// top
module top(
     input wire clk, reset,
     input wire start, si,
     output wire [3:0] an,
     output wire [7:0] sseg
    );
==> flow/config.mk <==
export PLATFORM = sky130hd
export DESIGN_NAME = top
export DESIGN_NICKNAME = top
export VERILOG_FILES = /design/flow/design.v
export SDC_FILE = /design/flow/constraint.sdc
export NUM_CORES = 4
export LEC_CHECK = 0
export CAP_MARGIN = 15
export CELL_PAD_IN_SITES_DETAIL_PLACEMENT = 0
export CORE_ASPECT_RATIO = 1.59
export CORE_MARGIN = 2
export CORE_UTILIZATION = 65
export CTS_CLUSTER_SIZE = 99
export HOLD_SLACK_MARGIN = 0.26
export MAX_ROUTING_LAYER = met5
export SETUP_SLACK_MARGIN = 0.79
export SLEW_MARGIN = 20
==> flow/constraint.sdc <==
create_clock -name core_clock -period 3.02 [get_ports {clk}]
set_input_delay 0.6040 -clock core_clock [delete_from_list [all_inputs] [get_ports {clk}]]
set_output_delay 0.6040 -clock core_clock [all_outputs]
set_load 0.01 [all_outputs]
run.sh (not shown) runs the stock make flow with config.mk's settings and CLKGATE_MAP_FILE=.
The first run produced a layout that fails on negative setup slack.
Change:
- CELL_PAD_IN_SITES_DETAIL_PLACEMENT: 0 -> 2
- CELL_PAD_IN_SITES_GLOBAL_PLACEMENT: default -> 1
- CORE_ASPECT_RATIO: 1.59 -> default
- CORE_UTILIZATION: 65 -> 40
- MIN_ROUTING_LAYER: default -> met2
- SETUP_SLACK_MARGIN: 0.79 -> 0.97
- TNS_END_PERCENT: default -> 30
- clock period: 3.02 -> 4.67 ns (I/O delays scaled with it)
With this change the flow ran to the end with no violations.
Global-route usage climbs by 2.6 points.
Wire length grows by a few percent.
Die area climbs by well over a third.
Critical path depth came out lower by 1.
Sequential share of layout area rises by 2.5 points.
Change:
- ABC_AREA: default -> 1
- CAP_MARGIN: 15 -> 20
- CELL_PAD_IN_SITES_DETAIL_PLACEMENT: 2 -> default
- CELL_PAD_IN_SITES_GLOBAL_PLACEMENT: 1 -> default
- CORE_UTILIZATION: 40 -> 72
- CTS_CLUSTER_SIZE: 99 -> default
- HOLD_SLACK_MARGIN: 0.26 -> default
- MAX_ROUTING_LAYER: met5 -> default
- MIN_ROUTING_LAYER: met2 -> default
- PLACE_DENSITY_LB_ADDON: default -> 0.08
- SETUP_SLACK_MARGIN: 0.97 -> default
- TNS_END_PERCENT: 30 -> default
- clock period: 4.67 -> 2.9 ns (I/O delays scaled with it)
The new run produced a clean layout.
Design area climbs by 2.0%.
Non-clock buffer count climbs by 18.
Register-to-register slack degrades by 0.66 ns.
Change:
- CAP_MARGIN: 20 -> 15
- CELL_PAD_IN_SITES_DETAIL_PLACEMENT: default -> 0
- CORE_ASPECT_RATIO: default -> 0.9
- CTS_CLUSTER_SIZE: default -> 99
- MAX_ROUTING_LAYER: default -> met5
- PLACE_DENSITY: default -> 0.36
- PLACE_DENSITY_LB_ADDON: 0.08 -> default
- SETUP_SLACK_MARGIN: default -> 0.84
Effect: The changed run finished but fails on negative setup slack; wire length went up by a quarter to a third; clock power goes up by roughly a tenth; setup slack is worse by 0.17 ns; final area grows by a little under a tenth; worst hold slack degrades by 0.026 ns; final cell count rose slightly; sequential power barely changes; total power grows by roughly a tenth.
Change:
- CAP_MARGIN: 15 -> 20
- CELL_PAD_IN_SITES_DETAIL_PLACEMENT: 0 -> default
- CORE_ASPECT_RATIO: 0.9 -> 0.92
- CTS_CLUSTER_DIAMETER: default -> 96
- CTS_CLUSTER_SIZE: 99 -> default
- GPL_ROUTABILITY_DRIVEN: default -> 0
- MAX_ROUTING_LAYER: met5 -> default
- PLACE_DENSITY: 0.36 -> 0.39
- SETUP_SLACK_MARGIN: 0.84 -> 0.38
What happened: The new run produced a clean layout. Clock-buffer cell count climbs by 12. Die area stays flat. Wire length goes down by about 17%.
Change:
- CORE_ASPECT_RATIO: 0.92 -> 0.88
- SETUP_SLACK_MARGIN: 0.38 -> 0.72
Outcome: Design area rises by about 4.4%; combinational power rises by about 44%; wire length rises by about 11%; clock skew falls by 0.012 ns; clock-buffer cell count falls by 3; global-route usage rises by 1.1 points; synthesized cell count is unchanged; cell count rises by 0.91%; synthesized area is unchanged; clock power falls by about 3%.


Setup of job 4926:
Starting RTL as in the previous note.
==> flow/design.v (excerpt) <==
module top(
     input wire clk, reset,
     input wire start, si,
     output wire [3:0] an,
     output wire [7:0] sseg
    );
make LEC_CHECK=0 ABC_AREA=0 CAP_MARGIN=20 CORE_ASPECT_RATIO=0.54 CORE_MARGIN=2 CORE_UTILIZATION=64 CTS_CLUSTER_DIAMETER=108 CTS_CLUSTER_SIZE=15 GPL_ROUTABILITY_DRIVEN=0 PLACE_DENSITY_LB_ADDON=0.07 SLEW_MARGIN=20 finish   # period 6.84 ns
The flow did not stop early for job 4926: all stages ran, and the layout cleared the timing, DRC and antenna checks.
Input-level comparison between job 182 and job 4926:
# job 4926
export LEC_CHECK = 0
export ABC_AREA = 0
export CAP_MARGIN = 20
export CORE_ASPECT_RATIO = 0.54
export CORE_MARGIN = 2
export CORE_UTILIZATION = 64
export CTS_CLUSTER_DIAMETER = 108
export CTS_CLUSTER_SIZE = 15
export GPL_ROUTABILITY_DRIVEN = 0
export PLACE_DENSITY_LB_ADDON = 0.07
export SLEW_MARGIN = 20
create_clock -name core_clock -period 6.84 [get_ports {clk}]
# job 182
export LEC_CHECK = 0
export ABC_AREA = 1
export CAP_MARGIN = 20
export CORE_MARGIN = 2
export CORE_UTILIZATION = 72
export CTS_CLUSTER_DIAMETER = 96
export PLACE_DENSITY = 0.39
export SLEW_MARGIN = 20
create_clock -name core_clock -period 2.9 [get_ports {clk}]
- Job 182 completed end to end with timing, DRC and antenna clean.
- The total CTS buffers reported for job 182 is greater than that of job 4926 by 7.
- Diff job 4926 and job 182: total setup buffers inserted after CTS lower in job 4926
- Relative to job 4926, ratio of routed vias to standard cells has decreased by 4.3% in job 182.
- Die boundary height on job 182 is up relative to job 4926.
- Compared to job 4926, job 182 has clock network fraction of design power 4.4 points higher.
- Total power, job 182 vs job 4926: up by more than 100%
- Changes observed in job 182 relative to job 4926: core utilization grew by 10 points, non-clock buffer count rose by 27.
Here is what was changed in the inputs of job 8401 compared with job 182.
# job 182
export LEC_CHECK = 0
export ABC_AREA = 1
export CAP_MARGIN = 20
export CORE_MARGIN = 2
export CORE_UTILIZATION = 72
export CTS_CLUSTER_DIAMETER = 96
export PLACE_DENSITY = 0.39
export SLEW_MARGIN = 20
create_clock -name core_clock -period 2.9 [get_ports {clk}]
# job 8401
export LEC_CHECK = 0
export ABC_AREA = 1
export CAP_MARGIN = 0
export CORE_MARGIN = 2
export CORE_UTILIZATION = 72
export CTS_CLUSTER_DIAMETER = 400
export CTS_CLUSTER_SIZE = 10
export PLACE_DENSITY_LB_ADDON = 0.04
export SETUP_SLACK_MARGIN = 0.26
export SLEW_MARGIN = 20
create_clock -name core_clock -period 2.9 [get_ports {clk}]
==> results <==
Job 8401 does worse than job 182 on minimum clock period. The worst-case headroom to the max-slew limit of job 8401 falls short of that of job 182 by 0.80 points. Diff job 8401 and job 182: non-clock buffer total of the final layout lower in job 8401. Sequential share of layout area in job 8401 vs job 182: up 0.20 points. Per the final summary, job 8401 finished and its layout is clean on timing, DRC and antenna. Job 8401: first-pass GRT wire length is 550 microns lower than what job 182 reported. Job 182 has higher clock-buffer cell count than job 8401.


## try-nickel
Starting RTL as in the previous note.
clock: 6.95 ns
lec_check: 0
abc_area: 0
cap_margin: 15
core_aspect_ratio: 0.77
core_margin: 10
core_utilization: 22
cts_cluster_size: 22
gpl_timing_driven: 1
place_density_lb_addon: 0.1
slew_margin: 20
tns_end_percent: 65
Setup changes, try-nickel to try-fjord
# try-nickel
export LEC_CHECK = 0
export ABC_AREA = 0
export CAP_MARGIN = 15
export CORE_ASPECT_RATIO = 0.77
export CORE_MARGIN = 10
export CORE_UTILIZATION = 22
export CTS_CLUSTER_SIZE = 22
export GPL_TIMING_DRIVEN = 1
export PLACE_DENSITY_LB_ADDON = 0.1
export SLEW_MARGIN = 20
export TNS_END_PERCENT = 65
create_clock -name core_clock -period 6.95 [get_ports {clk}]
# try-fjord
export LEC_CHECK = 0
export ABC_AREA = 1
export CAP_MARGIN = 20
export CORE_MARGIN = 2
export CORE_UTILIZATION = 71
export PLACE_DENSITY_LB_ADDON = 0.17
export SLEW_MARGIN = 20
create_clock -name core_clock -period 4.41 [get_ports {clk}]
Results
The share of power burned in the clock network in try-fjord was lower than what try-nickel gave.
Chip area from the yosys synthesis statistics up 6.4% in try-fjord wrt try-nickel
When try-fjord is measured against try-nickel, its number of gates on the worst path with buffers counted turns out 3 higher.
From try-nickel to try-fjord the numbers moved as follows: sequential share of layout area went up 0.30 points, full die area -48,000 um2, number of tapcells fell about 70%.
In try-fjord relative to try-nickel, routed wire length had gone down by more than 10%.
Group with the largest share of power = sequential cells: try-fjord; group with the largest share of power = clock: try-nickel
The inputs of try-zinc differ from those of try-fjord as listed below.
# try-fjord
export LEC_CHECK = 0
export ABC_AREA = 1
export CAP_MARGIN = 20
export CORE_MARGIN = 2
export CORE_UTILIZATION = 71
export PLACE_DENSITY_LB_ADDON = 0.17
export SLEW_MARGIN = 20
create_clock -name core_clock -period 4.41 [get_ports {clk}]
# try-zinc
export LEC_CHECK = 0
export CAP_MARGIN = 20
export CORE_MARGIN = 2
export CORE_UTILIZATION = 26
export GPL_TIMING_DRIVEN = 0
export SETUP_SLACK_MARGIN = 1.92
export SLEW_MARGIN = 20
create_clock -name core_clock -period 10.0 [get_ports {clk}]
==> comparison <==
The global-route usage number comes out higher for try-fjord vs try-zinc. Endpoint required time on the critical path for try-zinc is higher than for try-fjord. Compared with try-fjord, try-zinc shows number of global-route vias before repair that has gone down by more than 10%.


job 4164:
Starting RTL as in the previous note.
==> flow/config.mk <==
export PLATFORM = sky130hd
export DESIGN_NAME = top
export DESIGN_NICKNAME = top
export VERILOG_FILES = /design/flow/design.v
export SDC_FILE = /design/flow/constraint.sdc
export NUM_CORES = 4
export LEC_CHECK = 0
export ABC_AREA = 1
export CAP_MARGIN = 20
export CORE_MARGIN = 2
export CORE_UTILIZATION = 72
export CTS_CLUSTER_DIAMETER = 368
export CTS_CLUSTER_SIZE = 15
export PLACE_DENSITY_LB_ADDON = 0.07
export SETUP_SLACK_MARGIN = 0.74
export SLEW_MARGIN = 40
==> flow/constraint.sdc <==
create_clock -name core_clock -period 2.9 [get_ports {clk}]
set_input_delay 0.5800 -clock core_clock [delete_from_list [all_inputs] [get_ports {clk}]]
set_output_delay 0.5800 -clock core_clock [all_outputs]
set_load 0.01 [all_outputs]
Job 4164 completed; timing, DRC and antenna clean
What job 9884 does differently from job 4164 at the input level:
Settings: a change of PLACE_DENSITY_LB_ADDON from 0.07 to 0.05; an added CORE_ASPECT_RATIO of 0.92.
Notes after the runs:
| final wirelength | higher: job 9884 |
Sort job 4164 and job 9884 by met2 wire length desc -> top: job 4164
Comparing job 4164 and job 9884, the higher number of vias per cell was measured on job 9884.
Hold slack (higher): job 4164
The startpoint of the most critical setup path comes out seg7_unit.q_reg[16] in one run and seg7_unit.q_reg[17] in the other, namely in job 9884 and job 4164 respectively.
On die area, job 4164 and job 9884 are neck and neck.
Job 4164 -> job 9884: share of total power in the clock network flat
Number of nets in the layout is higher on job 4164
What job 173 does differently from job 9884 at the input level:
Settings: CAP_MARGIN changed from 20 to 15; MAX_ROUTING_LAYER newly set to met5; SLEW_MARGIN changed from 40 to 20; PLACE_DENSITY_LB_ADDON changed from 0.05 to 0.06; SETUP_SLACK_MARGIN changed from 0.74 to 0.38; CELL_PAD_IN_SITES_DETAIL_PLACEMENT newly set to 0; CORE_ASPECT_RATIO removed (was 0.92); CTS_CLUSTER_DIAMETER changed from 368 to 342.
Findings:
Job 173 did not stop at any stage, and its layout met the timing, DRC and antenna checks.
Cmp job 173 vs job 9884: number of cells in the finished layout apart from fillers lower in job 173
Transition at the pin with the smallest max-transition slack: job 173 vs job 9884 up 0.015 ns
Job 173 packs its core more loosely than job 9884.
Job 173 -> job 9884: adder-cell share of the synthesized area delta 0, exact match
NOTE: wire length reported by the detailed router in job 173 falls short of that of job 9884
Changes observed in job 173 relative to job 9884: multi-input logic portion of the cell area now sits lower, combinational cell area excluding buffers and inverters saw a decrease, number of stages on the worst setup path has increased, power density relative to cell area flat, power decreased by 3.0% relative to the old numbers.
Compare job 173 and job 9884 | first-iteration DRC count lower: job 173
Modified inputs, job 5747 compared to job 173
Settings: CELL_PAD_IN_SITES_DETAIL_PLACEMENT removed (was 0); CAP_MARGIN changed from 15 to 20; MAX_ROUTING_LAYER removed (was met5); PLACE_DENSITY_LB_ADDON removed (was 0.06); CTS_CLUSTER_DIAMETER removed (was 342); CTS_CLUSTER_SIZE changed from 15 to 10; SETUP_SLACK_MARGIN changed from 0.38 to 0.26.
Results
- Job 5747: all stages complete, timing, DRC and antenna checks passed
- Compare job 173 and job 5747 | area of combinational cells with multiple inputs lower: job 5747
- Taking job 173 as the reference, in job 5747 non-clock buffer instance count of the final layout fell by 13%, final area rose by 0.88%, total length of routed met2 wires fell by 250 um, via count stayed essentially flat, worst setup margin fell by 0.0054 ns.
- Going from job 173 to job 5747, routed wire length shrank slightly.
- Changes observed in job 5747 relative to job 173: non-clock buffer share of cell area now sits lower, sequential share of layout area now sits lower, total power now sits higher.
diff inputs: job 5747 => job 2145
Settings: CTS_CLUSTER_DIAMETER: unset -> 376; SETUP_SLACK_MARGIN: 0.26 -> 0.36; SLEW_MARGIN: 20 -> 40; CTS_CLUSTER_SIZE: 10 -> 15; PLACE_DENSITY_LB_ADDON: unset -> 0.07.
==> results <==
Relative to job 5747, the count of buffer and inverter cells on the critical path of job 2145 is lower by 1.
Job 2145 has final worst-path cycle share below what job 5747 had.
Job 2145 ended up with a lower final estimated routing congestion in global placement than job 5747 did.
Cell count sits lower in job 2145 than in job 5747.
The routed via count divided by cell count of job 5747 and that of job 2145 are within noise of each other.
--- input diff job 2145..job 3399 ---
Settings: CTS_CLUSTER_DIAMETER: 376 -> 368; SLEW_MARGIN: 40 -> 20; SETUP_SLACK_MARGIN: 0.36 -> unset.
## What came out
- The relative area of clock buffers and inverters in the final design on job 2145 is in line with that on job 3399.
- Compared with job 2145, job 3399 shows a power that is 45 uW lower.
- Summary of the comparison: number of global-route vias before repair is lower in job 3399, relative to job 2145.
- Total wirelength of the detailed-routed design shrinks by a few percent when moving from job 2145 to job 3399.
- Final cell count without fillers (job 3399 vs. job 2145) decreases slightly
- Job 2145 leaves more setup margin than job 3399.
Power figures rest on the tool's default switching activity, not on a simulated workload.
